File: flow/run.sh
#!/bin/bash
# the make line also repeats each setting of config.mk as NAME=value (left out here)
make -C /OpenROAD-flow-scripts/flow DESIGN_CONFIG=/design/flow/config.mk WORK_HOME=/design/flow/orfs CLKGATE_MAP_FILE= finish
File: flow/config.mk
export PLATFORM = sky130hd
export DESIGN_NAME = IIR
export DESIGN_NICKNAME = IIR
export VERILOG_FILES = /design/flow/design.v
export SDC_FILE = /design/flow/constraint.sdc
export NUM_CORES = 4
export LEC_CHECK = 0
export CAP_MARGIN = 20
export CORE_MARGIN = 2
export CORE_UTILIZATION = 60
export GPL_TIMING_DRIVEN = 0
export MIN_ROUTING_LAYER = met2
export PLACE_DENSITY_LB_ADDON = 0.16
export SLEW_MARGIN = 20
export TNS_END_PERCENT = 45
File: flow/constraint.sdc
create_clock -name core_clock -period 24.0 [get_ports {clk}]
set_input_delay 4.8000 -clock core_clock [delete_from_list [all_inputs] [get_ports {clk}]]
set_output_delay 4.8000 -clock core_clock [all_outputs]
set_load 0.01 [all_outputs]
File: flow/design.v
module IIR(clk, rst, Start, load, DIn, RAddr, data_done, WEN, Yn, WAddr, Finish);
	parameter n = 16;
	parameter m = 20;
	input clk, rst;
	input Start;
	input data_done;
	input [n-1:0]DIn;
	output WEN, load;
	output Finish;
	output [n-1:0]Yn;
	output [m-1:0]RAddr;
	output [m-1:0]WAddr;
	wire control_state;
	control_FSM control(
		.clk(clk), .rst(rst),
		.start(Start), .data_done(data_done), .load(load), .RAddr(RAddr), .state(control_state)
	);
	datapath dp(
		.clk(clk), .rst(rst),
		.command(control_state), .RAddr(RAddr), .DIn(DIn), .WEN(WEN), .Yn(Yn), .WAddr(WAddr), .finish(Finish)
	);
endmodule
module control_FSM(clk, rst, start, data_done, load, RAddr, state);
	parameter m = 20;
	parameter idle = 1'b0;
	parameter read = 1'b1;
	input clk, rst, start, data_done;
	output load, state;
	output [m-1:0]RAddr;
	reg load, state;
	reg [m-1:0]RAddr;
	reg next_load, next_state;
	reg [m-1:0]next_RAddr;
	always@(*) begin
		next_state = idle;
		next_load = 1'b0;
		next_RAddr = 0;
		case(state)
			idle: begin
				next_state = idle;
				next_RAddr = 0;
				next_load = 1'b0;
				if(start) begin
					next_state = read;
					next_RAddr = 0;
					next_load = 1'b1;
				end
			end
			read: begin
				next_state = read;
				next_RAddr = RAddr + 1;
				next_load = 1'b1;
				if(data_done) begin
					next_state = idle;
					next_RAddr = 0;
					next_load = 1'b0;
				end
			end
		endcase
	end
	always@(posedge clk or posedge rst) begin  
		if(rst)begin
			state <= 1'b0;
			load <= 1'b0;
			RAddr <= {m{1'b0}};
		end else begin
			state <= next_state;
			load <= next_load;
			RAddr <= next_RAddr;
		end
	end
endmodule
module datapath(clk, rst, command, RAddr, DIn, WEN, Yn, WAddr, finish);
	parameter idle = 1'b0;
	parameter write = 1'b1;
	parameter n = 16;
	parameter m = 20;
	input clk, rst, command;
	input [m-1:0]RAddr;
	input [n-1:0]DIn;
	output WEN, finish;
	output [n-1:0]Yn;
	output [m-1:0]WAddr;
	reg WEN, finish, state;
	reg [m-1:0]WAddr;
	reg next_WEN, next_finish, next_state;
	reg [m-1:0]next_WAddr;
	reg [n-1:0]x0, x1, x2, x3, x4, x5;
	reg [n-1:0]y0, y1, y2, y3, y4;
	wire [n-1:0]next_x0, next_x1, next_x2, next_x3, next_x4, next_x5;
	wire [n-1:0]next_y0, next_y1, next_y2, next_y3, next_y4;
	wire [n+6:0]a0, a1, a2, a3, a4, a5, b0, a_all;
	wire [n+8:0]b1, b2, b3, b4, b_all;
	wire [n-1:0]DIn_fix = ~command ? {n{1'b0}} : DIn;
	wire [n-1:0]x0_abs, x1_abs, x2_abs, x3_abs, x4_abs, x5_abs;
	wire [n-1:0]y0_abs, y1_abs, y2_abs, y3_abs, y4_abs;
	assign x0_abs = x0[n-1] ? (~x0 + 1) : x0;
	assign x1_abs = x1[n-1] ? (~x1 + 1) : x1;
	assign x2_abs = x2[n-1] ? (~x2 + 1) : x2;
	assign x3_abs = x3[n-1] ? (~x3 + 1) : x3;
	assign x4_abs = x4[n-1] ? (~x4 + 1) : x4;
	assign x5_abs = x5[n-1] ? (~x5 + 1) : x5;
	assign y0_abs = y0[n-1] ? (~y0 + 1) : y0;
	assign y1_abs = y1[n-1] ? (~y1 + 1) : y1;
	assign y2_abs = y2[n-1] ? (~y2 + 1) : y2;
	assign y3_abs = y3[n-1] ? (~y3 + 1) : y3;
	assign y4_abs = y4[n-1] ? (~y4 + 1) : y4;
	assign a_all = (x0[n-1] ? (~a0 + 1) : a0) +
				   (x1[n-1] ? (~a1 + 1) : a1) +
				   (x2[n-1] ? (~a2 + 1) : a2) +
				   (x3[n-1] ? (~a3 + 1) : a3) +
				   (x4[n-1] ? (~a4 + 1) : a4) +
				   (x5[n-1] ? (~a5 + 1) : a5) +
				   (y0[n-1] ? (~b0 + 1) : b0);
	assign b_all = (y1[n-1] ? b1 : (~b1 + 1)) +
				   (y2[n-1] ? (~b2 + 1) : b2) +
				   (y3[n-1] ? b3 : (~b3 + 1)) +
				   (y4[n-1] ? (~b4 + 1) : b4);
	assign Yn = a_all[n+6:7] + {b_all[n+8], b_all[n+5:7]};
	assign a0 = {x0_abs[n-1],
				( {x0_abs[n-2:0], 7'd0} >> 6 )+
				( {x0_abs[n-2:0], 7'd0} >> 9 )+
				( {x0_abs[n-2:0], 7'd0} >> 10)+
				( {x0_abs[n-2:0], 7'd0} >> 11)+
				( {x0_abs[n-2:0], 7'd0} >> 12)+
				( {x0_abs[n-2:0], 7'd0} >> 13) };
	assign a1 = {x1_abs[n-1],
				( {x1_abs[n-2:0], 7'd0} >> 6 )+
				( {x1_abs[n-2:0], 7'd0} >> 8 )+
				( {x1_abs[n-2:0], 7'd0} >> 10)+
				( {x1_abs[n-2:0], 7'd0} >> 11)+
				( {x1_abs[n-2:0], 7'd0} >> 14) };
	assign a2 = {x2_abs[n-1],
				( {x2_abs[n-2:0], 7'd0} >> 5 )+
				( {x2_abs[n-2:0], 7'd0} >> 8 )+
				( {x2_abs[n-2:0], 7'd0} >> 9 )+
				( {x2_abs[n-2:0], 7'd0} >> 11)+
				( {x2_abs[n-2:0], 7'd0} >> 14) };
	assign a3 = {x3_abs[n-1],
				( {x3_abs[n-2:0], 7'd0} >> 5 )+
				( {x3_abs[n-2:0], 7'd0} >> 8 )+
				( {x3_abs[n-2:0], 7'd0} >> 9 )+
				( {x3_abs[n-2:0], 7'd0} >> 11)+
				( {x3_abs[n-2:0], 7'd0} >> 14) };
	assign a4 = {x4_abs[n-1],
				( {x4_abs[n-2:0], 7'd0} >> 6 )+
				( {x4_abs[n-2:0], 7'd0} >> 8 )+
				( {x4_abs[n-2:0], 7'd0} >> 10)+
				( {x4_abs[n-2:0], 7'd0} >> 11)+
				( {x4_abs[n-2:0], 7'd0} >> 14) };
	assign a5 = {x5_abs[n-1],
				( {x5_abs[n-2:0], 7'd0} >> 6 )+
				( {x5_abs[n-2:0], 7'd0} >> 9 )+
				( {x5_abs[n-2:0], 7'd0} >> 10)+
				( {x5_abs[n-2:0], 7'd0} >> 11)+
				( {x5_abs[n-2:0], 7'd0} >> 12)+
				( {x5_abs[n-2:0], 7'd0} >> 13) };
	assign b0 = {y0_abs[n-1],
				( {y0_abs[n-2:0], 7'd0} >> 2 )+
				( {y0_abs[n-2:0], 7'd0} >> 3 )+
				( {y0_abs[n-2:0], 7'd0} >> 8 )+
				( {y0_abs[n-2:0], 7'd0} >> 11)+
				( {y0_abs[n-2:0], 7'd0} >> 13)+
				( {y0_abs[n-2:0], 7'd0} >> 14) };
	assign b1 = {y1_abs[n-1],
				( {2'd0, y1_abs[n-2:0], 7'd0}      )+
				( {2'd0, y1_abs[n-2:0], 7'd0} >> 1 )+
				( {2'd0, y1_abs[n-2:0], 7'd0} >> 3 )+
				( {2'd0, y1_abs[n-2:0], 7'd0} >> 6 )+
				( {2'd0, y1_abs[n-2:0], 7'd0} >> 7 )+
				( {2'd0, y1_abs[n-2:0], 7'd0} >> 8 )+
				( {2'd0, y1_abs[n-2:0], 7'd0} >> 10)+
				( {2'd0, y1_abs[n-2:0], 7'd0} >> 11)+
				( {2'd0, y1_abs[n-2:0], 7'd0} >> 12)+
				( {2'd0, y1_abs[n-2:0], 7'd0} >> 13) };
	assign b2 = {y2_abs[n-1],
				( {2'd0, y2_abs[n-2:0], 7'd0} << 1 )+
				( {2'd0, y2_abs[n-2:0], 7'd0}      )+
				( {2'd0, y2_abs[n-2:0], 7'd0} >> 2 )+
				( {2'd0, y2_abs[n-2:0], 7'd0} >> 4 )+
				( {2'd0, y2_abs[n-2:0], 7'd0} >> 5 )+
				( {2'd0, y2_abs[n-2:0], 7'd0} >> 6 )+
				( {2'd0, y2_abs[n-2:0], 7'd0} >> 7 )+
				( {2'd0, y2_abs[n-2:0], 7'd0} >> 8 ) };
	assign b3 = {y3_abs[n-1],
				( {2'd0, y3_abs[n-2:0], 7'd0} << 2 )+
				( {2'd0, y3_abs[n-2:0], 7'd0} >> 7 )+
				( {2'd0, y3_abs[n-2:0], 7'd0} >> 9 )+
				( {2'd0, y3_abs[n-2:0], 7'd0} >> 10)+
				( {2'd0, y3_abs[n-2:0], 7'd0} >> 12) };
	assign b4 = {y4_abs[n-1],
				( {2'd0, y4_abs[n-2:0], 7'd0} << 1 )+
				( {2'd0, y4_abs[n-2:0], 7'd0} >> 1 )+
				( {2'd0, y4_abs[n-2:0], 7'd0} >> 2 )+
				( {2'd0, y4_abs[n-2:0], 7'd0} >> 7 )+
				( {2'd0, y4_abs[n-2:0], 7'd0} >> 13)+
				( {2'd0, y4_abs[n-2:0], 7'd0} >> 14) };
	assign next_x0 = x1;
	assign next_x1 = x2;
	assign next_x2 = x3;
	assign next_x3 = x4;
	assign next_x4 = x5;
	assign next_x5 = DIn_fix;
	assign next_y0 = y1;
	assign next_y1 = y2;
	assign next_y2 = y3;
	assign next_y3 = y4;
	assign next_y4 = Yn;
	always@(*) begin
		next_state = idle;
		next_WEN = 1'b0;
		next_finish = 1'b0;
		next_WAddr = {m{1'b0}};
		case(state)
			idle: begin
				next_state = idle;
				next_WEN = 1'b0;
				next_finish = 1'b0;
				next_WAddr = {m{1'b0}};
				if(command) begin
					next_state = write;
					next_WEN = 1'b1;
					next_finish = 1'b0;
					next_WAddr = {m{1'b0}};
				end
			end
			write: begin
				next_state = write;
				next_WEN = 1'b1;
				next_finish = 1'b0;
				next_WAddr = RAddr;
				if(~command) begin
					next_state = idle;
					next_WEN = 1'b0;
					next_finish = 1'b1;
					next_WAddr = {m{1'b0}};
				end
			end
		endcase
	end
	always@(posedge clk or posedge rst) begin  
		if(rst)begin
			state <= 1'b0;
			WEN <= 1'b0;
			finish <= 1'b0;
			WAddr <= {m{1'b0}};
			x0 <= {n{1'b0}};
			x1 <= {n{1'b0}};
			x2 <= {n{1'b0}};
			x3 <= {n{1'b0}};
			x4 <= {n{1'b0}};
			x5 <= {n{1'b0}};
			y0 <= {n{1'b0}};
			y1 <= {n{1'b0}};
			y2 <= {n{1'b0}};
			y3 <= {n{1'b0}};
			y4 <= {n{1'b0}};
		end else begin
			state <= next_state;
			WEN <= next_WEN;
			finish <= next_finish;
			WAddr <= next_WAddr;
			x0 <= next_x0;
			x1 <= next_x1;
			x2 <= next_x2;
			x3 <= next_x3;
			x4 <= next_x4;
			x5 <= next_x5;
			y0 <= next_y0;
			y1 <= next_y1;
			y2 <= next_y2;
			y3 <= next_y3;
			y4 <= next_y4;
		end
	end
endmodule
==> results of run 1 <==
## area by class of cell
cell class	instances	area (sq um)	area share, %
Clock buffer	32	692	1.47
Buffer	71	272	0.577
Multi-Input combinational cell	3896	35900	76.2
Sequential cell	219	5480	11.6
Tap cell	959	1200	2.55
Antenna cell	15	37.5	0.0797
Timing Repair Buffer	81	841	1.79
Inverter	670	2520	5.36
Clock inverter	12	169	0.359
## layer usage
layer	wire (um)	track usage, %	part of all wire, %	vias up
li1	-	-	-	16600
met1	0	-	0	18100
met2	55700	52.3	47	12500
met3	48300	64.5	41	1495
met4	11200	7.84	9.5	94
met5	2420	32.3	2.1	-
## through the flow
stage	hold WS, ns	cells
2_1_floorplan	0.349	4856
5_1_grt	0.383	5941
3_3_place_gp	0.357	5893
4_1_cts	0.371	5940
6_report	0.370	5955
3_5_place_dp	0.357	5896
==> results_dict.tcl, run 1 <==
# implementation run metrics
set metrics [dict create \
    worstPathArrival_ns 15.52 \
    clk_latency_ns 0.60 \
    worstSetupStartpoint "dp.x5[5]" \
    slowest_stage "xor2_1" \
    hold_start "dp.y1[15]" \
    rsz0062_at_grt "no" \
    crit_end "Yn[15]" \
    via_per_inst 8.19 \
    drc 0 \
    post-route-period-util_pct 84.7 \
    clock-root-buffer "clkbuf_16" \
    clock-sinks 219 \
    dpl.hpwl_um 96300 \
    cts_tree "yes" \
    crit_required_ns 19.20 \
    postCtsSetupBuffers 0 \
    outcome "no timing/DRC/antenna violations" \
    warnings 35 \
    synth-simple-area-share_pct 13.4 \
    most_common_cell "inv_1" \
    crit_buf_inv 9 \
    logic_family "adder cells" \
    common_cells "inv_1, ha_1, fa_1" \
    synthTopCellsByArea "fa_1, ha_1, dfrtp_1" \
    crit_top_cell "fa_1" \
    antenna_found_initial 1 \
    areaGrowthSynthToFinish_pct 6.79 \
    skew_ns 0.0286 \
    crit_type "register to primary output" \
    nFillCells 6248 \
    timing.setup.tns_ns 0 \
    die_h_um 275 \
    post-place-ws_ns 4.76 \
    cts_made_buffers 25 \
    dieArea_sq_um 75700 \
    end_kind "primary output" \
    ys_sh_adder_pct 39.2 \
    grt_use_total_pct 46.5 \
    mux_area_share_pct 0.471 \
    routed_wl_um 118000 \
    core_util_floorplan_pct 60.5 \
    startpoint_type "register" \
    timing.final.ws_setup_ns 3.68 \
    cts_hold_buf 0 \
    ioPinCount 79 \
    vias 48800 \
    grt_max_degree 106 \
    hold_path_depth 0 \
    die_x_um 275 \
    finalSetupViolCount 0 \
    synth-seq-cells 219 \
    hold_violations 0 \
    cts_resized 0 \
    worstPathMaxFanout 10 \
    core_sq_um 72800 \
    syn_area_sq_um 44100 \
    fp_nets 5944 \
    yosys-stat-area_sq_um 44100 \
    path_clk_slew_ns 0.06 \
    num_rows 99 \
    min_period_ns 20.32 \
    nets 6052 \
    synthFlopType "dfrtp_1" \
    drt_iter0_drc 9454 \
    synth_top_cell_by_area "fa_1" \
    place_congestion 1.12 \
    max_freq_mhz 49.2 \
    maxSlewViolCount 0 \
    timing_worst_slew_pin_value_ns 1.16 \
    slowest_delay_ns 0.65 \
    r2r_slack_ns 9.56 \
    finish.utilization_pct 64.7 \
    reg2reg_to "dp.y4[15]" \
    cp_top_family "adder cells" \
    min_to "dp.y0[15]" \
    wire_per_inst_um 19.8 \
    syn_avg_cell_area_sq_um 9.08 \
    grt-ovfl-total 0 \
    maxSlewHeadroom_pct 22.0 \
    cp.depth 49 \
    r2r-start "dp.x5[5]" \
    dpl-instance-area_sq_um 46200 \
    h-tree-depth 1 \
    io_buffers 78 \
    syn_inst 4856 \
    drtPass1Iterations 27 \
    rr_worst_depth 48 \
    synth_top_area_share_pct 23.7 \
    aoi_share_pct 14.8 \
    yosys_cells 4856 \
    postSynthSeqShare_pct 12.4 \
    synth-edff-count 0 \
    synth.distinct_cells 96 \
    fin_area_sq_um 47100 \
    xor_area_share_pct 13.3 \
    grt_pass1_vias 53000 \
    synth-async-reset-ratio_pct 100 \
    drtAntennaViolNets 0 \
    cap_violations 0 \
    clock_path_buffers 3 \
    yosysWarnings 2 \
    hold_class "register to register" \
    grt_pass1_wl_um 186000 \
]
==> run 2: changes to the inputs <==
ABC_AREA = 1   (was not set)
CORE_UTILIZATION = 72   (was 60)
CTS_CLUSTER_SIZE = 49   (was not set)
GPL_TIMING_DRIVEN = not set   (was 0)
MAX_ROUTING_LAYER = met4   (was not set)
MIN_ROUTING_LAYER = not set   (was met2)
PLACE_DENSITY_LB_ADDON = 0.01   (was 0.16)
SETUP_SLACK_MARGIN = -0.78   (was not set)
TNS_END_PERCENT = not set   (was 45)
clock period = 13.2 ns   (was 24.0 ns; I/O delays follow)
==> run 2 against run 1 <==
Effect of this change: the layout now fails its checks (setup timing); count of clock-buffer cells in the layout fell by 1; register-to-register slack got worse by 8.8 ns; critical path depth rose by 14; worst hold slack improved by 0.022 ns; wire length rose by 39%; critical endpoint unchanged; largest cell class unchanged; highest routed layer is now met4.
==> results_dict.tcl, run 2 <==
# implementation run metrics
set metrics [dict create \
    rsz0062_at_grt "yes" \
    synth-edff-count 0 \
    drc 0 \
    die_x_um 258 \
    grt_pass1_wl_um 240000 \
    mux_area_share_pct 0 \
    cts_tree "yes" \
    max_freq_mhz 64.1 \
    yosysWarnings 2 \
    post-route-period-util_pct 118 \
    vias 48400 \
    die_h_um 258 \
    so_faults "setup timing" \
    maxSlewHeadroom_pct 32.8 \
    nFillCells 3070 \
    timing.setup.tns_ns -23.34 \
    hold_start "dp.y3[5]" \
    slowest_stage "fa_1" \
    ys_sh_adder_pct 37.2 \
    outcome "finished with violations" \
    clock-sinks 219 \
    cp.depth 63 \
    ioPinCount 79 \
    postSynthSeqShare_pct 11.8 \
    min_to "dp.y2[5]" \
    crit_top_cell "nand2_1" \
    timing.final.ws_setup_ns -2.40 \
    min_period_ns 15.60 \
    dieArea_sq_um 66700 \
    timing_worst_slew_pin_value_ns 1.01 \
    hold_class "register to register" \
    io_buffers 78 \
    worstPathArrival_ns 12.96 \
    cts_made_buffers 25 \
    syn_area_sq_um 46600 \
    drt_iter0_drc 5688 \
    rr_worst_depth 62 \
    nets 8152 \
    warnings 33 \
    crit_required_ns 10.56 \
    post-place-ws_ns -1.37 \
    yosys-stat-area_sq_um 46600 \
    crit_type "register to primary output" \
    end_kind "primary output" \
    synth_top_area_share_pct 22.5 \
    reg2reg_to "dp.y4[15]" \
    grt_pass1_vias 48400 \
    core_sq_um 64200 \
    r2r_slack_ns 0.74 \
    crit_buf_inv 14 \
    r2r-start "dp.x0[1]" \
    whs_ns 0.391 \
    routed_wl_um 163000 \
    clock-root-buffer "clkbuf_16" \
    clk_latency_ns 0.61 \
    common_cells "inv_1, nand2_1, ha_1" \
    path_clk_slew_ns 0.06 \
    syn_avg_cell_area_sq_um 7.63 \
    areaGrowthSynthToFinish_pct 23.1 \
    drtPass1Iterations 10 \
    fp_nets 7191 \
    antenna_found_initial 5 \
    drtAntennaViolNets 0 \
    dpl-instance-area_sq_um 54700 \
    grt-ovfl-total 0 \
    place_congestion 1.03 \
    cap_violations 0 \
    xor_area_share_pct 11.3 \
    via_per_inst 6.09 \
    startpoint_type "register" \
    clock_path_buffers 3 \
    core_util_floorplan_pct 72.5 \
    wire_per_inst_um 20.6 \
    finalSetupViolCount 16 \
    syn_inst 6103 \
    synthTopCellsByArea "fa_1, ha_1, dfrtp_1" \
    synth.distinct_cells 70 \
    stdcell_count 7940 \
    slowest_delay_ns 0.72 \
    grt_max_degree 82 \
    aoi_share_pct 8.01 \
    most_common_cell "inv_1" \
    grt_use_total_pct 46.4 \
    cp_top_family "adder cells" \
    synth-simple-area-share_pct 20.8 \
    synthFlopType "dfrtp_1" \
    maxSlewViolCount 0 \
    crit_end "Yn[15]" \
    synth_top_cell_by_area "fa_1" \
    worstPathMaxFanout 4 \
    fin_area_sq_um 57300 \
    skew_ns 0.0194 \
    dpl.cell_count 7856 \
    yosys_cells 6103 \
    synth-async-reset-ratio_pct 100 \
    dpl.hpwl_um 120000 \
    hold_violations 0 \
    synth-seq-cells 219 \
    logic_family "adder cells" \
    num_rows 93 \
    worstSetupStartpoint "dp.x0[1]" \
    hold_path_depth 0 \
    cts_hold_buf 0 \
    h-tree-depth 1 \
]
==> run 2: layout make-up <==
cell class / instances / area [sq um] / share of cell area (%)
tap: 855 / 1070 / 1.87
multi-input combinational: 4533 / 37500 / 65.4
inverter: 1304 / 4900 / 8.56
timing repair buffer: 981 / 7590 / 13.2
sequential: 219 / 5480 / 9.57
clock inverter: 13 / 105 / 0.183
clock buffer: 31 / 678 / 1.18
antenna: 4 / 10.0 / 0.0175
==> run 2: layer usage <==
| layer | global-route usage [%] | part of all wire [%] |
|---|---|---|
| met3 | 8.70 | 12 |
| met1 | 55.0 | 35 |
| met5 | - | 0 |
| met4 | 23.0 | 7.5 |
| met2 | 76.2 | 46 |
==> run 2: per-stage QoR <==
stage | util (%)
after floorplan | -
after global placement | 85.2
after detailed placement | 85.2
after CTS | 87.8
after global routing | 89.2
final | 89.2
==> run 2: timing repair <==
| item | in CTS | in global routing |
|---|---|---|
| endpoints found under the setup margin | 11 | 12 |
| setup buffers | 32 | 26 |
| resized | 166 | 182 |
| pin swaps | 121 | 106 |
==> run 3: changes to the inputs <==
CELL_PAD_IN_SITES_GLOBAL_PLACEMENT = 0   (was not set)
CTS_CLUSTER_DIAMETER = 272   (was not set)
CTS_CLUSTER_SIZE = not set   (was 49)
GPL_TIMING_DRIVEN = 1   (was not set)
HOLD_SLACK_MARGIN = -0.07   (was not set)
PLACE_DENSITY = 0.64   (was not set)
PLACE_DENSITY_LB_ADDON = not set   (was 0.01)
SETUP_SLACK_MARGIN = 2.86   (was -0.78)
clock period = 9.61 ns   (was 13.2 ns; I/O delays follow)
==> run 3 against run 2 <==
Effect of this change: synthesized area stayed put; synthesized cell count stayed put; the run now fails in clock tree synthesis; die area stayed put.
==> results_dict.tcl, run 3 <==
# collected from the flow reports
set metrics [dict create \
    core_util_floorplan_pct 72.5 \
    syn_avg_cell_area_sq_um 7.63 \
    mux_area_share_pct 0 \
    synth-seq-cells 219 \
    core_sq_um 64200 \
    die_x_um 258 \
    most_common_cell "inv_1" \
    synth-simple-area-share_pct 20.8 \
    die_h_um 258 \
    dpl-instance-area_sq_um 61400 \
    stop_stage "clock tree synthesis" \
    dpl.hpwl_um 163000 \
    yosysWarnings 2 \
    synth_top_cell_by_area "fa_1" \
    ioPinCount 79 \
    synthFlopType "dfrtp_1" \
    common_cells "inv_1, nand2_1, ha_1" \
    dpl.cell_count 8656 \
    logic_family "adder cells" \
    aoi_share_pct 8.01 \
    synth-async-reset-ratio_pct 100 \
    xor_area_share_pct 11.3 \
    syn_inst 6103 \
    dieArea_sq_um 66700 \
    yosys_cells 6103 \
    synth_top_area_share_pct 22.5 \
    fp_nets 7191 \
    syn_area_sq_um 46600 \
    place_congestion 1.09 \
    num_rows 93 \
    synth-edff-count 0 \
    postSynthSeqShare_pct 11.8 \
    synthTopCellsByArea "fa_1, ha_1, dfrtp_1" \
    outcome "did not finish" \
    synth.distinct_cells 70 \
    error "[ERROR DPL-0038] Utilization greater than 100%, impossible to legalize" \
    io_buffers 78 \
    ys_sh_adder_pct 37.2 \
    yosys-stat-area_sq_um 46600 \
]
## run 3: through the flow
| step | worst slack, ns | setup TNS (ns) |
|---|---|---|
| 2_1_floorplan | -2.23 | -19.68 |
| 3_3_place_gp | -3.13 | -41.64 |
| 3_5_place_dp | -4.20 | -62.59 |
==> run 4: changes to the inputs <==
CELL_PAD_IN_SITES_GLOBAL_PLACEMENT = not set   (was 0)
CTS_CLUSTER_DIAMETER = 190   (was 272)
CTS_CLUSTER_SIZE = 83   (was not set)
GPL_TIMING_DRIVEN = not set   (was 1)
HOLD_SLACK_MARGIN = not set   (was -0.07)
PLACE_DENSITY = not set   (was 0.64)
PLACE_DENSITY_LB_ADDON = 0.04   (was not set)
SETUP_SLACK_MARGIN = -0.9   (was 2.86)
TNS_END_PERCENT = 5   (was not set)
clock period = 12.5 ns   (was 9.61 ns; I/O delays follow)
==> run 4 against run 3 <==
Effect of this change: the run fails in global routing; synthesized cell count is the same; die area is the same; synthesized area is the same.
==> results_dict.tcl, run 4 <==
# collected from the flow reports
set metrics [dict create \
    clock_path_buffers 3 \
    yosysWarnings 2 \
    error "[ERROR GRT-0232] Routing congestion too high. Check the congestion heatmap in the GUI." \
    syn_inst 6103 \
    synth-seq-cells 219 \
    io_buffers 78 \
    yosys-stat-area_sq_um 46600 \
    syn_area_sq_um 46600 \
    synth-simple-area-share_pct 20.8 \
    ioPinCount 79 \
    grt_use_total_pct 81.5 \
    xor_area_share_pct 11.3 \
    dieArea_sq_um 66700 \
    dpl.hpwl_um 133000 \
    h-tree-depth 1 \
    most_common_cell "inv_1" \
    clock-root-buffer "clkbuf_16" \
    synth_top_cell_by_area "fa_1" \
    synth.distinct_cells 70 \
    dpl-instance-area_sq_um 57800 \
    clock-sinks 219 \
    die_h_um 258 \
    aoi_share_pct 8.01 \
    die_x_um 258 \
    cts_hold_buf 0 \
    syn_avg_cell_area_sq_um 7.63 \
    stop_stage "global routing" \
    synthFlopType "dfrtp_1" \
    yosys_cells 6103 \
    place_congestion 1.12 \
    core_util_floorplan_pct 72.5 \
    logic_family "adder cells" \
    synth-edff-count 0 \
    synthTopCellsByArea "fa_1, ha_1, dfrtp_1" \
    ys_sh_adder_pct 37.2 \
    cts_made_buffers 7 \
    outcome "did not finish" \
    num_rows 93 \
    common_cells "inv_1, nand2_1, ha_1" \
    synth-async-reset-ratio_pct 100 \
    fp_nets 7191 \
    mux_area_share_pct 0 \
    core_sq_um 64200 \
    postSynthSeqShare_pct 11.8 \
    synth_top_area_share_pct 22.5 \
    grt-ovfl-total 592 \
]
-- run 4: what timing repair did --
item	in CTS
endpoints found under the setup margin	12
pin swaps	154
gates resized	247
hold endpoints to repair	0
setup buffers	39
-- run 4: per-layer routing --
| layer | GRT usage [%] | overflow |
|---|---|---|
| met1 | 78.3 | 16 |
| met2 | 98.1 | 367 |
| met3 | 63.0 | 13 |
| met4 | 84.1 | 196 |
| met5 | - | - |
-- run 4: stage by stage --
stage	setup WS, ns	setup TNS (ns)	instances	util, %
4_1_cts	-1.23	-11.91	8302	92.3
2_1_floorplan	-0.759	-1.22	6103	-
3_5_place_dp	-1.94	-14.33	8266	90.1
3_3_place_gp	-1.44	-9.52	8266	90.1
==> run 5: changes to the inputs <==
ABC_AREA = not set   (was 1)
CORE_UTILIZATION = 59   (was 72)
CTS_CLUSTER_DIAMETER = not set   (was 190)
CTS_CLUSTER_SIZE = not set   (was 83)
MAX_ROUTING_LAYER = not set   (was met4)
PLACE_DENSITY_LB_ADDON = not set   (was 0.04)
SETUP_SLACK_MARGIN = not set   (was -0.9)
TNS_END_PERCENT = not set   (was 5)
clock period = 8.88 ns   (was 12.5 ns; I/O delays follow)
==> run 5 against run 4 <==
Effect of this change: now fails the layout checks on setup timing; synthesized cell count shrank 20%; die area grew 15%; synthesized area shrank 5.3%.
==> results_dict.tcl, run 5 <==
# implementation run metrics
set metrics [dict create \
    fp_nets 5944 \
    slowest_stage "fa_1" \
    die_x_um 277 \
    ioPinCount 79 \
    cts_made_buffers 27 \
    synthTopCellsByArea "fa_1, ha_1, dfrtp_1" \
    r2r-start "dp.x5[4]" \
    io_buffers 78 \
    hold_path_depth 0 \
    clk_latency_ns 0.60 \
    timing.setup.tns_ns -91.50 \
    crit_end "Yn[15]" \
    syn_avg_cell_area_sq_um 9.08 \
    synthFlopType "dfrtp_1" \
    end_kind "primary output" \
    postSynthSeqShare_pct 12.4 \
    synth-async-reset-ratio_pct 100 \
    maxSlewViolCount 0 \
    yosys-stat-area_sq_um 44100 \
    yosys_cells 4856 \
    ys_sh_adder_pct 39.2 \
    warnings 36 \
    routed_wl_um 134000 \
    crit_top_cell "fa_1" \
    core_sq_um 74200 \
    xor_area_share_pct 13.3 \
    grt_use_total_pct 34.3 \
    place_congestion 0.943 \
    drc 0 \
    synth-seq-cells 219 \
    startpoint_type "register" \
    mux_area_share_pct 0.471 \
    post-route-period-util_pct 164 \
    timing.final.ws_setup_ns -5.64 \
    whs_ns 0.423 \
    worstSetupStartpoint "dp.x5[4]" \
    worstPathMaxFanout 4 \
    clock_path_buffers 3 \
    via_per_inst 5.47 \
    path_clk_slew_ns 0.06 \
    syn_area_sq_um 44100 \
    cts_tree "yes" \
    synth-simple-area-share_pct 13.4 \
    rsz0062_at_grt "yes" \
    wire_per_inst_um 17.7 \
    crit_type "register to primary output" \
    slowest_delay_ns 0.59 \
    crit_buf_inv 9 \
    antenna_found_initial 3 \
    crit_required_ns 7.10 \
    areaGrowthSynthToFinish_pct 38.8 \
    hold_start "dp.x1[9]" \
    clock-sinks 219 \
    most_common_cell "inv_1" \
    drt_iter0_drc 2583 \
    rr_worst_depth 51 \
    synth.distinct_cells 96 \
    r2r_slack_ns -3.35 \
    timing_worst_slew_pin_value_ns 0.874 \
    aoi_share_pct 14.8 \
    num_rows 100 \
    syn_inst 4856 \
    cp.depth 51 \
    grt-ovfl-total 0 \
    nets 7679 \
    dpl.hpwl_um 113000 \
    min_period_ns 14.52 \
    skew_ns 0.0415 \
    hold_class "register to register" \
    logic_family "adder cells" \
    post-place-ws_ns -5.34 \
    so_faults "setup timing" \
    hold_violations 0 \
    die_h_um 277 \
    cp_top_family "adder cells" \
    maxSlewHeadroom_pct 41.8 \
    synth-edff-count 0 \
    outcome "finished with violations" \
    worstPathArrival_ns 12.75 \
    clock-root-buffer "clkbuf_16" \
    min_to "dp.x0[9]" \
    grt_max_degree 92 \
    grt_pass1_vias 42500 \
    finalSetupViolCount 31 \
    diodes 0 \
    grt_pass1_wl_um 215000 \
    dieArea_sq_um 76900 \
    cap_violations 0 \
    common_cells "inv_1, ha_1, fa_1" \
    drtPass1Iterations 5 \
    synth_top_area_share_pct 23.7 \
    vias 41500 \
    synth_top_cell_by_area "fa_1" \
    max_freq_mhz 68.8 \
    yosysWarnings 2 \
    core_util_floorplan_pct 59.4 \
    drtAntennaViolNets 0 \
    h-tree-depth 1 \
    reg2reg_to "dp.y4[15]" \
]
-- run 5: cell type report --
class	count	area, sq um
fillers	4903	13000
flip-flops and latches	219	5480
repair buffers	1777	13700
clock buffers	31	711
well taps	969	1210
inverters	670	2520
multi-input cells	3896	37500
clock inverters	13	108
-- run 5: what timing repair did --
item	CTS	global route
resized	174	199
pin swaps	78	137
setup endpoints to repair	31	32
buffers inserted	32	36
hold buffers	0	0
-- run 5: per-stage QoR --
stage                     utilization, %  cells  instance area (sq um)
after global placement              78.8   7477                  58500
after CTS                           81.1   7551                  60200
after floorplan                        -   4856                  44400
after global routing                82.5   7575                  61200
final                               82.5   7575                  61200
after detailed placement            78.8   7477                  58500
-- run 5: metal layers --
metal / routed length (um) / track usage (%)
met5: 17 / 0
met4: 3550 / 7.12
met3: 7300 / 4.07
met2: 63900 / 57.7
met1: 59400 / 47.7
==> run 6: changes to the inputs <==
ABC_AREA = 1   (was not set)
CORE_UTILIZATION = 72   (was 59)
CTS_CLUSTER_DIAMETER = 355   (was not set)
CTS_CLUSTER_SIZE = 99   (was not set)
SETUP_SLACK_MARGIN = -1.25   (was not set)
clock period = 13.0 ns   (was 8.88 ns; I/O delays follow)
==> run 6 against run 5 <==
Effect of this change: the flow now stops in global routing; synthesized cell count is 26% higher; die area is 13% lower; synthesized area is 5.6% higher.
==> results_dict.tcl, run 6 <==
# collected from the flow reports
set metrics [dict create \
    place_congestion 1.02 \
    clock_path_buffers 3 \
    clock-sinks 219 \
    ioPinCount 79 \
    io_buffers 78 \
    mux_area_share_pct 0 \
    die_x_um 258 \
    num_rows 93 \
    common_cells "inv_1, nand2_1, ha_1" \
    syn_inst 6103 \
    core_sq_um 64200 \
    synthFlopType "dfrtp_1" \
    yosys-stat-area_sq_um 46600 \
    yosys_cells 6103 \
    synth_top_cell_by_area "fa_1" \
    dpl.hpwl_um 127000 \
    dieArea_sq_um 66700 \
    most_common_cell "inv_1" \
    synthTopCellsByArea "fa_1, ha_1, dfrtp_1" \
    ys_sh_adder_pct 37.2 \
    aoi_share_pct 8.01 \
    post-place-ws_ns -1.59 \
    synth.distinct_cells 70 \
    synth-simple-area-share_pct 20.8 \
    die_h_um 258 \
    synth-edff-count 0 \
    cts_hold_buf 0 \
    fp_nets 7191 \
    outcome "did not finish" \
    synth_top_area_share_pct 22.5 \
    h-tree-depth 1 \
    synth-seq-cells 219 \
    xor_area_share_pct 11.3 \
    clock-root-buffer "clkbuf_16" \
    stop_stage "global routing" \
    postSynthSeqShare_pct 11.8 \
    logic_family "adder cells" \
    syn_area_sq_um 46600 \
    cts_made_buffers 6 \
    synth-async-reset-ratio_pct 100 \
    yosysWarnings 2 \
    core_util_floorplan_pct 72.5 \
    syn_avg_cell_area_sq_um 7.63 \
]
run 6: repair_timing:
item / CTS
pin swaps: 31
setup buffers: 7
endpoints found under the hold margin: 0
setup endpoints to repair: 9
resized: 90
run 6: stage by stage:
| step | hold WS, ns | cells | instance area (sq um) |
|---|---|---|---|
| 3_3_place_gp | 0.386 | 8012 | 55900 |
| 3_5_place_dp | 0.394 | 8012 | 55900 |
| 4_1_cts | 0.287 | 8026 | 56500 |
| 2_1_floorplan | 0.349 | 6103 | 46600 |
==> run 7: changes to the inputs <==
CORE_UTILIZATION = 71   (was 72)
CTS_CLUSTER_DIAMETER = not set   (was 355)
CTS_CLUSTER_SIZE = 79   (was 99)
MAX_ROUTING_LAYER = met4   (was not set)
PLACE_DENSITY_LB_ADDON = 0.01   (was not set)
SETUP_SLACK_MARGIN = 3.63   (was -1.25)
clock period = 12.4 ns   (was 13.0 ns; I/O delays follow)
==> run 7 against run 6 <==
Effect of this change: the run again fails in global routing; synthesized cell count did not move; synthesized area stayed put; die area grew 1.4%.
==> results_dict.tcl, run 7 <==
# collected from the flow reports
set metrics [dict create \
    outcome "did not finish" \
    stop_stage "global routing" \
    error "[ERROR GRT-0116] Global routing finished with congestion. Check the congestion regions in the DRC Viewer." \
    synth-edff-count 0 \
    clock_path_buffers 3 \
    most_common_cell "inv_1" \
    die_h_um 260 \
    die_x_um 260 \
    dpl.cell_count 8242 \
    syn_avg_cell_area_sq_um 7.63 \
    synth-seq-cells 219 \
    xor_area_share_pct 11.3 \
    dieArea_sq_um 67600 \
    yosys-stat-area_sq_um 46600 \
    ys_sh_adder_pct 37.2 \
    synthFlopType "dfrtp_1" \
    yosys_cells 6103 \
    postSynthSeqShare_pct 11.8 \
    grt-ovfl-total 10 \
    synth-simple-area-share_pct 20.8 \
    syn_inst 6103 \
    fp_nets 7191 \
    synthTopCellsByArea "fa_1, ha_1, dfrtp_1" \
    synth-async-reset-ratio_pct 100 \
    common_cells "inv_1, nand2_1, ha_1" \
    cts_made_buffers 27 \
    aoi_share_pct 8.01 \
    clock-root-buffer "clkbuf_16" \
    syn_area_sq_um 46600 \
    core_util_floorplan_pct 72.0 \
    yosysWarnings 2 \
    io_buffers 78 \
    core_sq_um 64700 \
    mux_area_share_pct 0 \
    dpl.hpwl_um 133000 \
    grt_use_total_pct 68.1 \
    synth.distinct_cells 70 \
    synth_top_cell_by_area "fa_1" \
    ioPinCount 79 \
    place_congestion 1.02 \
    h-tree-depth 1 \
    logic_family "adder cells" \
    clock-sinks 219 \
    num_rows 93 \
    synth_top_area_share_pct 22.5 \
]
-- run 7: stage by stage --
stage | area (sq um) | setup slack (ns)
CTS | 60600 | -1.40
detailed placement | 58300 | -1.33
global placement | 58300 | -0.920
floorplan | 47200 | 0.00654
-- run 7: metal layers --
| metal | global-route usage [%] | overflow |
|---|---|---|
| met1 | 66.5 | 0 |
| met2 | 90.5 | 4 |
| met3 | 42.4 | 1 |
| met4 | 65.7 | 5 |
| met5 | - | - |
-- run 7: repair_timing --
| action | in CTS |
|---|---|
| setup buffers | 49 |
| endpoints found under the setup margin | 31 |
| hold buffers | 0 |
| gates resized | 295 |
| pin swaps | 131 |
==> run 8: changes to the inputs <==
CELL_PAD_IN_SITES_DETAIL_PLACEMENT = 1   (was not set)
CELL_PAD_IN_SITES_GLOBAL_PLACEMENT = 2   (was not set)
CORE_MARGIN = 5   (was 2)
CORE_UTILIZATION = 58   (was 71)
CTS_CLUSTER_SIZE = not set   (was 79)
MAX_ROUTING_LAYER = not set   (was met4)
PLACE_DENSITY_LB_ADDON = not set   (was 0.01)
SETUP_SLACK_MARGIN = -0.2   (was 3.63)
==> run 8 against run 7 <==
Effect of this change: the run fails in global placement without I/O; synthesized cell count unchanged; die area up 27%; synthesized area unchanged.
==> results_dict.tcl, run 8 <==
# collected from the flow reports
set metrics [dict create \
    outcome "did not finish" \
    mux_area_share_pct 0 \
    synth-async-reset-ratio_pct 100 \
    most_common_cell "inv_1" \
    die_h_um 293 \
    die_x_um 293 \
    synthTopCellsByArea "fa_1, ha_1, dfrtp_1" \
    common_cells "inv_1, nand2_1, ha_1" \
    yosys-stat-area_sq_um 46600 \
    aoi_share_pct 8.01 \
    yosysWarnings 2 \
    synth-simple-area-share_pct 20.8 \
    syn_area_sq_um 46600 \
    postSynthSeqShare_pct 11.8 \
    core_sq_um 79300 \
    stop_stage "global placement without I/O" \
    synth-seq-cells 219 \
    synth-edff-count 0 \
    synthFlopType "dfrtp_1" \
    synth.distinct_cells 70 \
    yosys_cells 6103 \
    fp_nets 7191 \
    synth_top_area_share_pct 22.5 \
    error "[ERROR GPL-0301] Utilization 106.570 % exceeds 100%." \
    xor_area_share_pct 11.3 \
    dieArea_sq_um 86000 \
    num_rows 103 \
    ys_sh_adder_pct 37.2 \
    logic_family "adder cells" \
    syn_inst 6103 \
    synth_top_cell_by_area "fa_1" \
    syn_avg_cell_area_sq_um 7.63 \
    core_util_floorplan_pct 58.7 \
]
==> run 9: changes to the inputs <==
CELL_PAD_IN_SITES_DETAIL_PLACEMENT = not set   (was 1)
CELL_PAD_IN_SITES_GLOBAL_PLACEMENT = not set   (was 2)
CORE_MARGIN = 2   (was 5)
CORE_UTILIZATION = 64   (was 58)
PLACE_DENSITY = 0.37   (was not set)
SETUP_SLACK_MARGIN = not set   (was -0.2)
clock period = 12.9 ns   (was 12.4 ns; I/O delays follow)
==> run 9 against run 8 <==
Effect of this change: now fails the layout checks on setup timing; synthesized cell count unchanged; die area down 13%; synthesized area unchanged.
==> results_dict.tcl, run 9 <==
# implementation run metrics
set metrics [dict create \
    synth-async-reset-ratio_pct 100 \
    routed_wl_um 136000 \
    dieArea_sq_um 74900 \
    synth_top_area_share_pct 22.5 \
    grt_pass1_vias 44700 \
    nets 8357 \
    xor_area_share_pct 11.3 \
    whs_ns 0.407 \
    clock-root-buffer "clkbuf_16" \
    grt_max_degree 137 \
    clock_path_buffers 3 \
    synth-edff-count 0 \
    met1_usage_pct 48.7 \
    max_freq_mhz 70.0 \
    so_faults "setup timing" \
    synth.distinct_cells 70 \
    startpoint_type "register" \
    core_sq_um 71700 \
    maxSlewHeadroom_pct 32.4 \
    crit_required_ns 10.32 \
    min_period_ns 14.29 \
    mux_area_share_pct 0 \
    worstSetupStartpoint "dp.x0[0]" \
    dpl.hpwl_um 115000 \
    r2r-start "dp.x0[0]" \
    syn_avg_cell_area_sq_um 7.63 \
    timing.final.ws_setup_ns -1.39 \
    hold_violations 0 \
    die_h_um 274 \
    num_rows 98 \
    cts_hold_buf 0 \
    synth-seq-cells 219 \
    crit_buf_inv 14 \
    cts_made_buffers 26 \
    timing_worst_slew_pin_value_ns 1.00 \
    end_kind "primary output" \
    fp_nets 7191 \
    path_clk_slew_ns 0.06 \
    vias 44000 \
    ioPinCount 79 \
    common_cells "inv_1, nand2_1, ha_1" \
    clock-sinks 219 \
    syn_area_sq_um 46600 \
    busiest_layer "met2" \
    post-place-ws_ns -1.34 \
    rsz0062_at_grt "yes" \
    drc 0 \
    cap_violations 0 \
    worstPathArrival_ns 11.71 \
    grt_util_met3_pct 4.36 \
    yosys_cells 6103 \
    most_common_cell "inv_1" \
    cp_top_family "adder cells" \
    worstPathMaxFanout 4 \
    grt-ovfl-total 0 \
    dpl.cell_count 8140 \
    postSynthSeqShare_pct 11.8 \
    core_util_floorplan_pct 64.9 \
    grt_use_total_pct 36.6 \
    hold_path_depth 0 \
    drtAntennaViolNets 0 \
    synthTopCellsByArea "fa_1, ha_1, dfrtp_1" \
    via_per_inst 5.35 \
    h-tree-depth 1 \
    diodes 0 \
    place_congestion 1.01 \
    skew_ns 0.0337 \
    synth-simple-area-share_pct 20.8 \
    drt_iter0_drc 2976 \
    warnings 36 \
    logic_family "adder cells" \
    min_to "dp.y1[7]" \
    maxSlewViolCount 0 \
    areaGrowthSynthToFinish_pct 26.2 \
    rr_worst_depth 63 \
    crit_end "Yn[15]" \
    aoi_share_pct 8.01 \
    finalSetupViolCount 14 \
    r2r_slack_ns 1.67 \
    io_buffers 78 \
    wire_per_inst_um 16.6 \
    syn_inst 6103 \
    ys_sh_adder_pct 37.2 \
    stdcell_count 8238 \
    grt_use_met2_pct 62.4 \
    slowest_delay_ns 0.55 \
    reg2reg_to "dp.y4[15]" \
    slowest_stage "fa_1" \
    clk_latency_ns 0.59 \
    hold_start "dp.y2[7]" \
    antenna_found_initial 5 \
    cp.depth 62 \
    yosysWarnings 2 \
    die_x_um 274 \
    synth_top_cell_by_area "fa_1" \
    grt_pass1_wl_um 220000 \
    cts_tree "yes" \
    outcome "finished with violations" \
    synthFlopType "dfrtp_1" \
    yosys-stat-area_sq_um 46600 \
    drtPass1Iterations 8 \
    crit_type "register to primary output" \
    hold_class "register to register" \
    post-route-period-util_pct 111 \
]
==> run 9: through the flow <==
step	instance area (sq um)	util [%]	setup TNS, ns
4_1_cts	58300	81.2	-4.95
3_5_place_dp	56300	78.5	-7.84
5_1_grt	58700	81.9	-15.48
3_3_place_gp	56300	78.5	-6.13
6_report	58700	81.9	-9.60
2_1_floorplan	46600	-	0
==> run 9: final cells by class <==
cell class,instances,area (sq um)
Timing Repair Buffer,1185,9210
Clock buffer,32,713
Inverter,1304,4900
Clock inverter,15,231
Sequential cell,219,5480
Tap cell,950,1190
Fill cell,4913,13000
Multi-Input combinational cell,4533,37000
==> run 9: routing by layer <==
layer,vias up,part of all wire (%),wire [um]
li1,21400,-,-
met1,21000,42,56900
met2,1344,48,65200
met3,286,6.7,9140
met4,6,3.8,5200
met5,-,0.031,42
==> run 9: timing repair <==
item                                    CTS  global route
pin swaps                                81            82
gates cloned                              0             0
endpoints found under the setup margin   14            15
hold endpoints to repair                  0             0
buffers inserted                         38            14
resized                                 210            85
==> run 10: changes to the inputs <==
CORE_ASPECT_RATIO = 0.72   (was not set)
CORE_UTILIZATION = 72   (was 64)
CTS_CLUSTER_DIAMETER = 399   (was not set)
CTS_CLUSTER_SIZE = 99   (was not set)
PLACE_DENSITY = 0.38   (was 0.37)
SETUP_SLACK_MARGIN = 2.1   (was not set)
clock period = 8.78 ns   (was 12.9 ns; I/O delays follow)
==> run 10 against run 9 <==
Effect of this change: the run now fails in clock tree synthesis; die area down 11%; synthesized area unchanged; synthesized cell count unchanged.
==> results_dict.tcl, run 10 <==
# collected from the flow reports
set metrics [dict create \
    stop_stage "clock tree synthesis" \
    dpl.cell_count 8659 \
    die_x_um 304 \
    error "[ERROR DPL-0033] detailed placement checks failed during check placement." \
    fp_nets 7191 \
    synth_top_area_share_pct 22.5 \
    ioPinCount 79 \
    dpl-instance-area_sq_um 61400 \
    dieArea_sq_um 66700 \
    post-place-ws_ns -4.71 \
    xor_area_share_pct 11.3 \
    synth-seq-cells 219 \
    syn_area_sq_um 46600 \
    mux_area_share_pct 0 \
    ys_sh_adder_pct 37.2 \
    postSynthSeqShare_pct 11.8 \
    io_buffers 78 \
    place_congestion 1.14 \
    aoi_share_pct 8.01 \
    outcome "did not finish" \
    yosys_cells 6103 \
    logic_family "adder cells" \
    die_h_um 220 \
    yosysWarnings 2 \
    synth-simple-area-share_pct 20.8 \
    core_util_floorplan_pct 72.5 \
    common_cells "inv_1, nand2_1, ha_1" \
    synth_top_cell_by_area "fa_1" \
    most_common_cell "inv_1" \
    syn_inst 6103 \
    synth.distinct_cells 70 \
    syn_avg_cell_area_sq_um 7.63 \
    yosys-stat-area_sq_um 46600 \
    dpl.hpwl_um 170000 \
    synth-edff-count 0 \
    num_rows 79 \
    core_sq_um 64200 \
    synth-async-reset-ratio_pct 100 \
    synthTopCellsByArea "fa_1, ha_1, dfrtp_1" \
    synthFlopType "dfrtp_1" \
]
-- run 10: per-stage QoR --
stage / util, % / hold WS [ns]
after detailed placement: 95.6 / 0.376
after global placement: 95.6 / 0.360
after floorplan: - / 0.349
==> run 11: changes to the inputs <==
CAP_MARGIN = 0   (was 20)
CORE_ASPECT_RATIO = 0.7   (was 0.72)
CTS_CLUSTER_DIAMETER = not set   (was 399)
CTS_CLUSTER_SIZE = 10   (was 99)
HOLD_SLACK_MARGIN = 0.3   (was not set)
SETUP_SLACK_MARGIN = 3.25   (was 2.1)
SLEW_MARGIN = 30   (was 20)
TNS_END_PERCENT = 5   (was not set)
clock period = 10.9 ns   (was 8.78 ns; I/O delays follow)
==> run 11 against run 10 <==
Effect of this change: the flow again stops in clock tree synthesis; die area barely moved; synthesized area did not move; synthesized cell count did not move.
==> results_dict.tcl, run 11 <==
# collected from the flow reports
set metrics [dict create \
    num_rows 77 \
    xor_area_share_pct 11.3 \
    stop_stage "clock tree synthesis" \
    synth-edff-count 0 \
    synth_top_cell_by_area "fa_1" \
    core_sq_um 63600 \
    place_congestion 1.13 \
    ioPinCount 79 \
    synth_top_area_share_pct 22.5 \
    syn_avg_cell_area_sq_um 7.63 \
    most_common_cell "inv_1" \
    dpl.hpwl_um 175000 \
    core_util_floorplan_pct 73.2 \
    fp_nets 7191 \
    yosysWarnings 2 \
    common_cells "inv_1, nand2_1, ha_1" \
    dpl.cell_count 8625 \
    yosys_cells 6103 \
    synth-seq-cells 219 \
    yosys-stat-area_sq_um 46600 \
    ys_sh_adder_pct 37.2 \
    synthTopCellsByArea "fa_1, ha_1, dfrtp_1" \
    io_buffers 78 \
    postSynthSeqShare_pct 11.8 \
    syn_area_sq_um 46600 \
    error "[ERROR DPL-0038] Utilization greater than 100%, impossible to legalize" \
    syn_inst 6103 \
    dpl-instance-area_sq_um 61300 \
    outcome "did not finish" \
    mux_area_share_pct 0 \
    die_h_um 217 \
    logic_family "adder cells" \
    synthFlopType "dfrtp_1" \
    synth-simple-area-share_pct 20.8 \
    aoi_share_pct 8.01 \
    die_x_um 308 \
    synth.distinct_cells 70 \
    dieArea_sq_um 66700 \
    synth-async-reset-ratio_pct 100 \
    post-place-ws_ns -3.31 \
]
run 11: stage by stage:
step	hold slack (ns)
2_1_floorplan	0.349
3_3_place_gp	0.380
3_5_place_dp	0.401
==> run 12: changes to the inputs <==
CAP_MARGIN = 20   (was 0)
CORE_ASPECT_RATIO = not set   (was 0.7)
CTS_CLUSTER_SIZE = 79   (was 10)
HOLD_SLACK_MARGIN = not set   (was 0.3)
PLACE_DENSITY = not set   (was 0.38)
PLACE_DENSITY_LB_ADDON = 0.01   (was not set)
SETUP_SLACK_MARGIN = 2.6   (was 3.25)
SLEW_MARGIN = 20   (was 30)
TNS_END_PERCENT = not set   (was 5)
clock period = 9.03 ns   (was 10.9 ns; I/O delays follow)
==> run 12 against run 11 <==
Effect of this change: the flow again stops in clock tree synthesis; die area is essentially flat; synthesized area is the same; synthesized cell count is the same.
==> results_dict.tcl, run 12 <==
# collected from the flow reports
set metrics [dict create \
    outcome "did not finish" \
    stop_stage "clock tree synthesis" \
    error "[ERROR DPL-0038] Utilization greater than 100%, impossible to legalize" \
    place_congestion 1.05 \
    fp_nets 7191 \
    most_common_cell "inv_1" \
    dpl.hpwl_um 166000 \
    syn_avg_cell_area_sq_um 7.63 \
    synth-edff-count 0 \
    xor_area_share_pct 11.3 \
    synth-seq-cells 219 \
    ys_sh_adder_pct 37.2 \
    synthTopCellsByArea "fa_1, ha_1, dfrtp_1" \
    die_h_um 258 \
    core_sq_um 64200 \
    io_buffers 78 \
    synth.distinct_cells 70 \
    mux_area_share_pct 0 \
    dpl.cell_count 8696 \
    synth_top_area_share_pct 22.5 \
    postSynthSeqShare_pct 11.8 \
    num_rows 93 \
    synth-async-reset-ratio_pct 100 \
    aoi_share_pct 8.01 \
    synthFlopType "dfrtp_1" \
    die_x_um 258 \
    yosysWarnings 2 \
    dieArea_sq_um 66700 \
    yosys_cells 6103 \
    core_util_floorplan_pct 72.5 \
    ioPinCount 79 \
    yosys-stat-area_sq_um 46600 \
    common_cells "inv_1, nand2_1, ha_1" \
    synth-simple-area-share_pct 20.8 \
    syn_inst 6103 \
    logic_family "adder cells" \
    synth_top_cell_by_area "fa_1" \
    syn_area_sq_um 46600 \
]
run 12: stage by stage:
step           setup slack (ns)  utilization [%]  TNS (ns)  cell area, sq um
2_1_floorplan             -2.69                -    -29.81             47200
3_3_place_gp              -3.66             96.0    -54.44             61700
3_5_place_dp              -4.62             96.0    -77.39             61700
==> run 13: changes to the inputs <==
CTS_CLUSTER_SIZE = 49   (was 79)
SETUP_SLACK_MARGIN = 4.42   (was 2.6)
TNS_END_PERCENT = 5   (was not set)
clock period = 15.3 ns   (was 9.03 ns; I/O delays follow)
==> run 13 against run 12 <==
Effect of this change: the run now finishes clean; synthesized area is the same; synthesized cell count is the same; die area is the same.
==> results_dict.tcl, run 13 <==
# implementation run metrics
set metrics [dict create \
    crit_top_cell "nand2_1" \
    max_freq_mhz 67.9 \
    crit_required_ns 12.24 \
    rr_worst_depth 58 \
    mux_area_share_pct 0 \
    aoi_share_pct 8.01 \
    yosysWarnings 2 \
    rsz0062_at_grt "yes" \
    syn_avg_cell_area_sq_um 7.63 \
    io_buffers 78 \
    drtAntennaViolNets 0 \
    cap_violations 0 \
    clock-sinks 219 \
    xor_area_share_pct 11.3 \
    maxSlewHeadroom_pct 34.6 \
    core_util_floorplan_pct 72.5 \
    grt_pass1_wl_um 209000 \
    place_congestion 1.00 \
    ys_sh_adder_pct 37.2 \
    slowest_stage "fa_1" \
    path_clk_slew_ns 0.06 \
    synth_top_area_share_pct 22.5 \
    synth_top_cell_by_area "fa_1" \
    cp_top_family "adder cells" \
    routed_wl_um 132000 \
    worstPathArrival_ns 11.68 \
    synthFlopType "dfrtp_1" \
    cts_made_buffers 27 \
    skew_ns 0.0209 \
    h-tree-depth 1 \
    slowest_delay_ns 0.57 \
    synthTopCellsByArea "fa_1, ha_1, dfrtp_1" \
    areaGrowthSynthToFinish_pct 12.1 \
    fin_area_sq_um 52200 \
    cts_tree "yes" \
    min_to "dp.x2[4]" \
    clock-root-buffer "clkbuf_16" \
    yosys_cells 6103 \
    dpl.hpwl_um 107000 \
    drtPass1Iterations 7 \
    grt_pass1_vias 41200 \
    fp_nets 7191 \
    syn_area_sq_um 46600 \
    ioPinCount 79 \
    min_period_ns 14.74 \
    met1_usage_pct 52.9 \
    hold_violations 0 \
    grt_max_degree 102 \
    nets 7406 \
    postSynthSeqShare_pct 11.8 \
    via_per_inst 5.76 \
    busiest_layer "met2" \
    outcome "no timing/DRC/antenna violations" \
    grt_use_total_pct 39.5 \
    synth.distinct_cells 70 \
    dpl.cell_count 7041 \
    drc 0 \
    clk_latency_ns 0.56 \
    synth-edff-count 0 \
    syn_inst 6103 \
    drt_iter0_drc 3827 \
    common_cells "inv_1, nand2_1, ha_1" \
    die_x_um 258 \
    dpl-instance-area_sq_um 49000 \
    vias 41400 \
    grt-ovfl-total 0 \
    timing_worst_slew_pin_value_ns 0.982 \
    post-route-period-util_pct 96.3 \
    timing.setup.tns_ns 0 \
    hold_class "register to register" \
    hold_path_depth 0 \
    grt_use_met2_pct 64.2 \
    worstPathMaxFanout 4 \
    dieArea_sq_um 66700 \
    logic_family "adder cells" \
    r2r_slack_ns 4.13 \
    end_kind "primary output" \
    crit_buf_inv 8 \
    crit_end "Yn[13]" \
    synth-async-reset-ratio_pct 100 \
    synth-simple-area-share_pct 20.8 \
    core_sq_um 64200 \
    warnings 37 \
    grt_util_met3_pct 7.82 \
    reg2reg_to "dp.y4[15]" \
    die_h_um 258 \
    r2r-start "dp.x0[1]" \
    num_rows 93 \
    synth-seq-cells 219 \
    most_common_cell "inv_1" \
    maxSlewViolCount 0 \
    cts_hold_buf 0 \
    clock_path_buffers 3 \
    cp.depth 52 \
    wire_per_inst_um 18.4 \
    antenna_found_initial 2 \
    finalSetupViolCount 0 \
    hold_start "dp.x3[4]" \
    startpoint_type "register" \
    worstSetupStartpoint "dp.x0[1]" \
    stdcell_count 7195 \
    yosys-stat-area_sq_um 46600 \
    crit_type "register to primary output" \
]
-- run 13: what timing repair did --
action,4_1_cts,5_1_grt
setup endpoints to repair,21,21
endpoints found under the hold margin,0,0
resized,256,53
setup buffers,91,11
pin swaps,152,42
-- run 13: final cells by class --
| cell class | count | area, sq um |
|---|---|---|
| clock inverter | 16 | 200 |
| clock buffer | 33 | 718 |
| sequential | 219 | 5500 |
| antenna | 2 | 5.00 |
| inverter | 1304 | 4910 |
| timing repair buffer | 233 | 1970 |
| fill | 4370 | 12100 |
| tap | 855 | 1070 |
| multi-input combinational | 4533 | 37800 |
-- run 13: per-stage QoR --
step	hold slack (ns)	utilization, %	setup slack, ns
finish	0.386	81.2	0.565
global route	0.404	81.2	0.163
CTS	0.386	80.7	1.16
detailed placement	0.374	76.2	0.497
global placement	0.361	76.2	0.738
floorplan	0.349	-	2.32
-- run 13: layer usage --
layer / wire (um) / vias up
met5: 13 / -
met4: 5720 / 2
met3: 13100 / 404
met2: 60100 / 1876
met1: 53200 / 19700
li1: - / 19400
==> run 14: changes to the inputs <==
ABC_AREA = not set   (was 1)
CELL_PAD_IN_SITES_GLOBAL_PLACEMENT = 0   (was not set)
CORE_MARGIN = 5   (was 2)
CORE_UTILIZATION = 37   (was 72)
CTS_CLUSTER_SIZE = 100   (was 49)
GPL_TIMING_DRIVEN = 1   (was not set)
HOLD_SLACK_MARGIN = 0.15   (was not set)
MAX_ROUTING_LAYER = met4   (was not set)
PLACE_DENSITY = 0.64   (was not set)
PLACE_DENSITY_LB_ADDON = not set   (was 0.01)
SETUP_SLACK_MARGIN = not set   (was 4.42)
TNS_END_PERCENT = 15   (was 5)
clock period = 21.7 ns   (was 15.3 ns; I/O delays follow)
==> run 14 against run 13 <==
Effect of this change: register-to-register slack improved by 3.8 ns; first-iteration DRC count fell by 40%; final area shrank 8.6%; flip-flop count did not move; setup slack better by 2.0 ns.
==> results_dict.tcl, run 14 <==
# implementation run metrics
set metrics [dict create \
    synth_top_area_share_pct 23.7 \
    hold_violations 0 \
    syn_avg_cell_area_sq_um 9.08 \
    startpoint_type "register" \
    synth-simple-area-share_pct 13.4 \
    vias 34400 \
    syn_area_sq_um 44100 \
    slowest_stage "dfrtp_1" \
    synthFlopType "dfrtp_1" \
    via_per_inst 5.30 \
    comb_area_sq_um 35800 \
    cap_violations 0 \
    grt_pass1_wl_um 182000 \
    ys_sh_adder_pct 39.2 \
    crit_required_ns 17.36 \
    r2r-start "dp.x0[15]" \
    cts_tree "yes" \
    crit_type "register to primary output" \
    die_h_um 355 \
    routed_wl_um 113000 \
    clk_latency_ns 0.58 \
    xor_area_share_pct 13.3 \
    postCtsSetupBuffers 0 \
    cp_top_family "adder cells" \
    synth-edff-count 0 \
    skew_ns 0.0216 \
    drtPass1Iterations 6 \
    place_congestion 0.909 \
    yosys_cells 4856 \
    common_cells "inv_1, ha_1, fa_1" \
    outcome "no timing/DRC/antenna violations" \
    die_x_um 355 \
    path_clk_slew_ns 0.06 \
    max_freq_mhz 52.3 \
    clock_path_buffers 3 \
    crit_top_cell "fa_1" \
    drtAntennaViolNets 0 \
    areaGrowthSynthToFinish_pct 8.11 \
    r2r_slack_ns 7.95 \
    worstPathArrival_ns 14.79 \
    cp.depth 48 \
    cts_resized 0 \
    core_sq_um 118000 \
    nFillCells 11700 \
    grt_pass1_vias 34000 \
    synth-seq-cells 219 \
    synthTopCellsByArea "fa_1, ha_1, dfrtp_1" \
    synth-async-reset-ratio_pct 100 \
    rr_worst_depth 47 \
    wire_per_inst_um 17.4 \
    drc 0 \
    timing.setup.tns_ns 0 \
    logic_family "adder cells" \
    most_common_cell "inv_1" \
    hold_start "dp.x4[1]" \
    dieArea_sq_um 126000 \
    yosys-stat-area_sq_um 44100 \
    post-place-ws_ns 3.18 \
    grt_use_total_pct 18.3 \
    worstSetupStartpoint "dp.x0[15]" \
    slowest_delay_ns 1.01 \
    aoi_share_pct 14.8 \
    grt_max_degree 91 \
    cts_made_buffers 26 \
    end_kind "primary output" \
    h-tree-depth 1 \
    synth.distinct_cells 96 \
    mux_area_share_pct 0.471 \
    finalSetupViolCount 0 \
    worstPathMaxFanout 38 \
    synth_top_cell_by_area "fa_1" \
    timing.final.ws_setup_ns 2.57 \
    hold_class "register to register" \
    maxSlewViolCount 0 \
    num_rows 126 \
    cts_hold_buf 0 \
    fp_nets 5944 \
    antenna_found_initial 1 \
    rsz0062_at_grt "no" \
    nets 6011 \
    postSynthSeqShare_pct 12.4 \
    grt-ovfl-total 0 \
    ioPinCount 79 \
    clock-sinks 219 \
    syn_inst 4856 \
    clock-root-buffer "clkbuf_16" \
    dpl.hpwl_um 97100 \
    hold_path_depth 0 \
    post-route-period-util_pct 88.2 \
    timing_worst_slew_pin_value_ns 1.08 \
    yosysWarnings 2 \
    io_buffers 78 \
    warnings 31 \
    reg2reg_to "dp.y4[15]" \
    min_period_ns 19.13 \
    crit_buf_inv 6 \
    drt_iter0_drc 2315 \
    ff_latch_area_sq_um 5480 \
    crit_end "Yn[15]" \
    min_to "dp.x3[1]" \
    core_util_floorplan_pct 37.3 \
    maxSlewHeadroom_pct 27.9 \
]
run 14: final cells by class:
type	instances	area share, %
Clock inverter	15	0.352
Sequential cell	219	11.5
Antenna cell	2	0.0105
Multi-Input combinational cell	3896	75.2
Inverter	670	5.29
Timing Repair Buffer	110	2.15
Clock buffer	33	1.48
Tap cell	1536	4.03
run 14: through the flow:
stage / cells / hold slack [ns] / instance area [sq um] / util, %
2_1_floorplan: 4856 / 0.349 / 44100 / -
5_1_grt: 6479 / 0.433 / 47700 / 40.3
3_3_place_gp: 6431 / 0.391 / 46800 / 39.6
3_5_place_dp: 6431 / 0.402 / 46800 / 39.6
6_report: 6481 / 0.405 / 47700 / 40.3
4_1_cts: 6479 / 0.411 / 47700 / 40.3
run 14: metal layers:
metal / track usage [%] / vias up / routed length, um
met5: - / - / 0
met4: 2.38 / 0 / 1470
met3: 1.39 / 83 / 5200
met2: 29.2 / 698 / 51800
met1: 26.2 / 16900 / 54200
li1: - / 16700 / -
